== v51 ==
==> flow/design.v <==
module multiplier  #(parameter width = 16)
   ( input    signed  [width-1 : 0] multiplicand,
     input    signed  [width-1 : 0] multiplier,   
     output   signed  [2 * width - 1 : 0] product
   ) ;
   assign  product = multiplicand * multiplier ;
endmodule
module  adder  #(parameter width = 32)  
		( input   signed [width-1 : 0] a ,
		  input   signed [width-1 : 0] b , 
		  output  signed [width-1 : 0] sum
		) ;
    assign   sum = a + b ;
endmodule
module accumulator #(parameter width = 32) 
	(input    clk,
     	 input    ena,
         input    reset,
         input	  signed [width - 1 : 0] acc_in,
   	 output   reg signed [width - 1 : 0] acc_out
	) ;
   always @(posedge clk) begin
      if (reset)  acc_out <= 0 ;
      else if (ena) acc_out <= acc_in ;
   end
endmodule
module mac_demo(input    clk, 
           input    reset, 
           input    ena,
   	   input    signed [16-1 : 0] k,
           input    signed [16-1 : 0] x,   
           output   signed [2 * 16 - 1 : 0] acc_out
          ) ;
           wire     signed [2 * 16 - 1 : 0] p ;
           wire     signed [2 * 16 - 1 : 0] acc_in ;
   multiplier  #(.width(16)) mult_0(.multiplicand(k),
                                          .multiplier(x),
                       			  .product(p)
                			  ) ;
   adder     #(.width(2*16)) add_0(.a(p),
                			 .b(acc_out),
                			 .sum(acc_in)
               				) ;
   accumulator  #(.width(2*16))  acc_0(.clk(clk),
                   			     .reset(reset),
                   			     .ena(ena),
                   			     .acc_in(acc_in),
                   			     .acc_out(acc_out)
                   			) ;
endmodule
Settings: LEC_CHECK=0, ABC_AREA=1, CAP_MARGIN=20, CORE_ASPECT_RATIO=0.5, CORE_MARGIN=2, CORE_UTILIZATION=57, CTS_CLUSTER_DIAMETER=348, CTS_CLUSTER_SIZE=98, PLACE_DENSITY=0.41, SLEW_MARGIN=20, TNS_END_PERCENT=5; clock period 3.91 ns.
run.sh (not shown) runs the stock make flow with config.mk's settings and CLKGATE_MAP_FILE=.
[flow] v51 | stages: complete | final checks: fail | reason: setup timing
For v39, these inputs were changed with respect to v51:
Settings: CTS_CLUSTER_SIZE: 98 -> unset; CORE_UTILIZATION: 57 -> 68; PLACE_DENSITY: 0.41 -> unset; CORE_ASPECT_RATIO: 0.5 -> unset; TNS_END_PERCENT: 5 -> unset; HOLD_SLACK_MARGIN: unset -> 0.27; CTS_CLUSTER_DIAMETER: 348 -> 42; the clock period (ns, I/O delays scaled along): 3.91 -> 3.83.
### Flow results
- As far as post-synthesis average cell area goes, v39 and v51 are indistinguishable; the numbers are identical.
- From v39 to v51, post-synth area from yosys stat did not move at all.
- Not one of v51 and v39 finished clean.
- Post-DP HPWL: v39 vs v51 up about 8%
- Per the comparison of v39 with v51, die area saw a decrease; starting density of the core now larger; post-synth tally of flip-flops with integrated enable comparable; net count after synthesis essentially unchanged.
Relative to v39, the following input files were edited for v38:
Settings: CTS_CLUSTER_DIAMETER changed from 42 to 36; CORE_UTILIZATION changed from 68 to 65; ABC_AREA removed (was 1); HOLD_SLACK_MARGIN removed (was 0.27); the clock period (ns, I/O delays scaled along) changed from 3.83 to 6.58.
[summary]
- Of the two candidates, v39 has the worse die size and v38 the better one.
- The flow completed for v38, but it is not clean: the layout still shows setup timing.
- Going from v39 to v38, post-synthesis simple-gate area fraction shrinks by 3.0 points.
- Measured against each other, v39 and v38 differ in worst slack at placement, the lower figure coming from v39.
- Placement row count sits lower in v38 than in v39.
- v38 — xor and xnor fraction of the mapped netlist area 1.4 points higher, v39 as reference
- v39 has higher cell area after synthesis than v38.
What v31 does differently from v38 at the input level:
Settings: CTS_CLUSTER_DIAMETER: 36 -> unset; CORE_UTILIZATION: 65 -> 40; the clock period (ns, I/O delays scaled along): 6.58 -> 7.0.
Findings:
- No stage failed in v31, and the final checks on the layout all came back clean.
- Placement-stage cell area was higher in v31 than in v38.
- Min utilization of the core after routing across v38 and v31: v31
- In terms of final design instance area without fill, v38 and v31 differ only marginally.
- Measured against each other, v38 and v31 differ in worst slew margin relative to its limit, the higher figure coming from v38.
